==> exp/maple <==
==> flow/design.v <==
module booth_sel(
  input [2:0] src,
  output [3:0] sel
);
wire y_add,y,y_sub;
wire sel_negative,sel_double_negative,sel_positive,sel_double_positive;
assign {y_add,y,y_sub} = src;
assign sel_negative =  y_add & (y & ~y_sub | ~y & y_sub);
assign sel_positive = ~y_add & (y & ~y_sub | ~y & y_sub);
assign sel_double_negative =  y_add & ~y & ~y_sub;
assign sel_double_positive = ~y_add &  y &  y_sub;
assign sel={sel_negative,sel_positive,sel_double_negative,sel_double_positive};
endmodule
module booth_result_sel(
  input [3:0] sel,
  input [1:0] src,
  output      p 
);
wire x,x_sub;
wire sel_negative,sel_double_negative,sel_positive,sel_double_positive;
assign {sel_negative,sel_positive,sel_double_negative,sel_double_positive}=sel;
assign {x,x_sub} =src;
assign p = ~(~(sel_negative & ~x) & ~(sel_double_negative & ~x_sub) 
           & ~(sel_positive & x ) & ~(sel_double_positive &  x_sub));
endmodule
module booth_partial
#(
    parameter WIDTH = 34
)
(
  input [2*WIDTH-1:0]  x_src,
  input [2:0] y_src,
  output [2*WIDTH-1:0]   p_result,
  output                cout 
);
wire y_add,y,y_sub;
assign {y_add,y,y_sub} = y_src;
wire [3:0] sel;
wire sel_negative,sel_double_negative,sel_positive,sel_double_positive;
assign {sel_negative,sel_positive,sel_double_negative,sel_double_positive}=sel;
assign cout=sel_negative || sel_double_negative;
booth_sel booth_sel(
    .src    (y_src),
    .sel    (sel)
);
booth_result_sel partial0(.sel (sel), .src ({x_src[0],1'b0}), .p (p_result[0]));
genvar x;
generate for ( x =1;x<WIDTH*2;x=x+1) begin : gen_partial
    booth_result_sel partial(.sel (sel), .src (x_src[x:x-1]), .p (p_result[x]));
end endgenerate
endmodule
module switch_17x68bits(
   input [1155:0] part_group,
      output [1155:0] sw_group
);
wire [67:0] po16,po15,po14,po13,po12,po11,po10,po09,po08,po07,po06,po05,po04,po03,po02,po01,po00;
assign {po16,po15,po14,po13,po12,po11,po10,po09,po08,po07,po06,po05,po04,po03,po02,po01,po00} = part_group;
genvar x;
generate for ( x =0;x<68;x=x+1) begin : gen_switch
    assign sw_group[(x+1)*17-1:x*17] = {po16[x],po15[x],po14[x],po13[x],po12[x],po11[x],po10[x],po09[x],
                                     po08[x],po07[x],po06[x],po05[x],po04[x],po03[x],po02[x],po01[x],po00[x]};
end endgenerate
endmodule
module walloc_17bits(
    input [16:0] src_in,
    input [13:0]  cin,
    output [13:0] cout_group,
    output      cout,s
);
wire [13:0] c;
wire [4:0] first_s;
csa csa0 (.in (src_in[16:14]), .cout (c[4]), .s (first_s[4]) );
csa csa1 (.in (src_in[13:11]), .cout (c[3]), .s (first_s[3]) );
csa csa2 (.in (src_in[10:08]), .cout (c[2]), .s (first_s[2]) );
csa csa3 (.in (src_in[07:05]), .cout (c[1]), .s (first_s[1]) );
csa csa4 (.in (src_in[04:02]), .cout (c[0]), .s (first_s[0]) );
wire [3:0] secnod_s;
csa csa5 (.in ({first_s[4:2]}             ), .cout (c[8]), .s (secnod_s[3]));
csa csa6 (.in ({first_s[1:0],src_in[1]}   ), .cout (c[7]), .s (secnod_s[2]));
csa csa7 (.in ({src_in[0],cin[4:3]}       ), .cout (c[6]), .s (secnod_s[1]));
csa csa8 (.in ({cin[2:0]}                 ), .cout (c[5]), .s (secnod_s[0]));
wire [1:0] thrid_s;
csa csa9 (.in (secnod_s[3:1]          ), .cout (c[10]), .s (thrid_s[1]));
csa csaA (.in ({secnod_s[0],cin[6:5]} ), .cout (c[09]), .s (thrid_s[0]));
wire [1:0] fourth_s;
csa csaB (.in ({thrid_s[1:0],cin[10]} ),  .cout (c[12]), .s (fourth_s[1]));
csa csaC (.in ({cin[9:7]             }),  .cout (c[11]), .s (fourth_s[0]));
wire fifth_s;
csa csaD (.in ({fourth_s[1:0],cin[11]}),  .cout (c[13]), .s (fifth_s));
csa csaE (.in ({fifth_s,cin[13:12]}   ),  .cout (cout),  .s  (s));
assign cout_group = c;
endmodule
module csa(
  input [2:0] in,
  output cout,s
);
wire a,b,cin;
assign a=in[2];
assign b=in[1];
assign cin=in[0];
assign s = a ^ b ^ cin;
assign cout = a & b | b & cin | a & cin;
endmodule
module booth_walloc# (parameter COMPUTER_WIDTH=32,parameter WIDTH =COMPUTER_WIDTH+2)
(
  input               clk           ,
  input               reset         ,
  input  [COMPUTER_WIDTH:0] src1,
  input  [COMPUTER_WIDTH:0] src2,
  input         in_valid,
  output reg    in_ready,
  output reg    out_valid,
  output [COMPUTER_WIDTH*2-1:0] result
);
reg [WIDTH-1:0] multiplier;
reg [WIDTH*2-1:0] multiplicand;
reg first_doing;
wire ready_to_doing;
assign ready_to_doing = in_ready && in_valid;
always@(posedge clk ) begin
      if (reset ) begin
        in_ready <=1'b0;
      end
      else begin
        in_ready<=1'b1;
      end
      if (ready_to_doing) begin
        first_doing<=1'b1;
      end
      else begin
        first_doing <= 1'b0;
      end
      out_valid <= first_doing;
end
always @(posedge clk ) begin
  if (ready_to_doing) begin
    multiplicand <= {{WIDTH{src1[COMPUTER_WIDTH]}},src1};
    multiplier <= {src2[COMPUTER_WIDTH],src2};
  end
end
wire [1155:0] part_group;
wire [16:0]   part_cout;
booth_partial part0 (.x_src (multiplicand), .y_src({multiplier[1:0],1'b0}), 
                        .p_result (part_group[67:0]), .cout(part_cout[0]));
genvar x;
generate for ( x =1;x<17;x=x+1) begin : gen_walloc_partial
booth_partial part (
                    .x_src ({multiplicand[2*WIDTH-1-2*x:0],
                    {2*x{1'b0}}}), 
                    .y_src({multiplier[(x+1)*2-1:x*2-1]}), 
                    .p_result (part_group[(x+1)*68-1:x*68]), .cout(part_cout[x]));
end endgenerate
wire [1155:0] swo_group; 
switch_17x68bits switch (.part_group (part_group), .sw_group (swo_group));
wire [937:0] wt_cout; 
wire [66:0]  wt_c;
wire [67:0]  wt_s;
walloc_17bits walloc00 (.src_in (swo_group[16:0]), .cin({part_cout[13:0]}), 
                    .cout_group (wt_cout[13:0]),  .cout(wt_c[0]), .s (wt_s[0]));
genvar y;
generate for ( y =1;y<67;y=y+1) begin : gen_walloc
walloc_17bits walloc  (.src_in (swo_group[(y+1)*17-1:y*17]), .cin({wt_cout[y*14-1:(y-1)*14]}), 
                    .cout_group (wt_cout[(y+1)*14-1:y*14]),  .cout(wt_c[y]), .s (wt_s[y]));
end endgenerate
walloc_17bits walloc67(.src_in (swo_group[1155:1139]), .cin({wt_cout[937:924]}), 
                    .cout_group (),  .cout(), .s (wt_s[67]));
reg [67:0] wt_s_buf,wt_c_buf;
reg  part_next_highest_bit;
always@(posedge clk ) begin
  if (first_doing) begin
    wt_c_buf <= {wt_c,part_cout[14]};
    wt_s_buf <= {wt_s};
    part_next_highest_bit <= part_cout[15];
  end
end
wire [WIDTH*2-1:0] adder_a;
wire [WIDTH*2-1:0] adder_b;
wire              adder_cin;
wire [WIDTH*2-1:0] adder_result;
wire        adder_cout;
assign adder_a   = wt_c_buf;
assign adder_b   = wt_s_buf;
assign adder_cin = part_next_highest_bit;
assign {adder_cout, adder_result} = adder_a + adder_b + {{WIDTH*2-2{1'b0}},adder_cin};
assign result = adder_result[COMPUTER_WIDTH*2-1:0];
endmodule
==> flow/run.sh <==
#!/bin/bash
# the make line also repeats each setting of config.mk as NAME=value (left out here)
make -C /OpenROAD-flow-scripts/flow DESIGN_CONFIG=/design/flow/config.mk WORK_HOME=/design/flow/orfs CLKGATE_MAP_FILE= finish
==> flow/config.mk <==
export PLATFORM = sky130hd
export DESIGN_NAME = booth_walloc
export DESIGN_NICKNAME = booth_walloc
export VERILOG_FILES = /design/flow/design.v
export SDC_FILE = /design/flow/constraint.sdc
export NUM_CORES = 4
export LEC_CHECK = 0
export ABC_AREA = 0
export CAP_MARGIN = 20
export CORE_ASPECT_RATIO = 1.26
export CORE_MARGIN = 2
export CORE_UTILIZATION = 71
export CTS_CLUSTER_DIAMETER = 189
export CTS_CLUSTER_SIZE = 41
export GPL_ROUTABILITY_DRIVEN = 1
export MAX_ROUTING_LAYER = met5
export MIN_ROUTING_LAYER = met1
export PLACE_DENSITY_LB_ADDON = 0.28
export SLEW_MARGIN = 20
export TNS_END_PERCENT = 5
==> flow/constraint.sdc <==
create_clock -name core_clock -period 5.01 [get_ports {clk}]
set_input_delay 1.0020 -clock core_clock [delete_from_list [all_inputs] [get_ports {clk}]]
set_output_delay 1.0020 -clock core_clock [all_outputs]
set_load 0.01 [all_outputs]
==> exp/cedar (differences from exp/maple) <==
- ABC_AREA: 0 -> not set
- CORE_ASPECT_RATIO: 1.26 -> not set
- CORE_UTILIZATION: 71 -> 52
- CTS_CLUSTER_DIAMETER: 189 -> not set
- CTS_CLUSTER_SIZE: 41 -> 62
- GPL_ROUTABILITY_DRIVEN: 1 -> not set
- MAX_ROUTING_LAYER: met5 -> not set
- MIN_ROUTING_LAYER: met1 -> not set
- PLACE_DENSITY_LB_ADDON: 0.28 -> not set
- TNS_END_PERCENT: 5 -> not set
==> flow/constraint.sdc (replaced) <==
create_clock -name core_clock -period 6.75 [get_ports {clk}]
set_input_delay 1.3500 -clock core_clock [delete_from_list [all_inputs] [get_ports {clk}]]
set_output_delay 1.3500 -clock core_clock [all_outputs]
set_load 0.01 [all_outputs]
==> job_summary.md <==
## PnR job results

| Metric | Value |
|---|---|
| Setup TNS | `0 ps` |
| CTS clk-pin slew, worst paths | `100 ps` |
| Placed insts | `5495` |
| Initial antenna violation count | `0` |
| Die area | `around 0.083 sq mm` |
| Largest net degree at the start of global routing | `~90` |
| Area delta synth->final | `7.38%` |
| Critical path origin | `adder_a[0]$_DFFE_PP_` |
| Min-Delay Endpoint | `adder_b[0]$_DFFE_PP_` |
| Buffer share of cell area | `5.77%` |
| Final core utilization | `approximately 56%` |
| Well Taps | `1060` |
| Detailed-route via count | `between 30000 and 40000` |
| Worst slew pin tran | `1240 ps` |
| Met1 Use GR | `between 40% and 50%` |
| Status | `complete, no violations` |
| Family with the most delay on the worst path | `AND-OR/OR-AND gates` |
| Setup Buffers After CTS | `0` |
| Met1 WL | `~57000 um` |
| Crit path max fanout | `5` |
The numbers above come from exp/cedar.

==> job_summary.md <==
## PnR job results

| Metric | Value |
|---|---|
| Status | `failed layout checks` |
| Fail Reasons | `setup timing` |
| Detailed-route via count | `37684` |
| Setup WS post-layout | `-333 ps` |
| Setup Buffers After CTS | `4` |
| Placed insts | `~5400` |
| Setup Viol. Count Final | `101` |
| CTS clk-pin slew, worst paths | `roughly 90 ps` |
| Met1 WL | `about 45000 um` |
| Min-Delay Endpoint | `out_valid$_DFF_P_` |
The numbers above come from exp/maple.

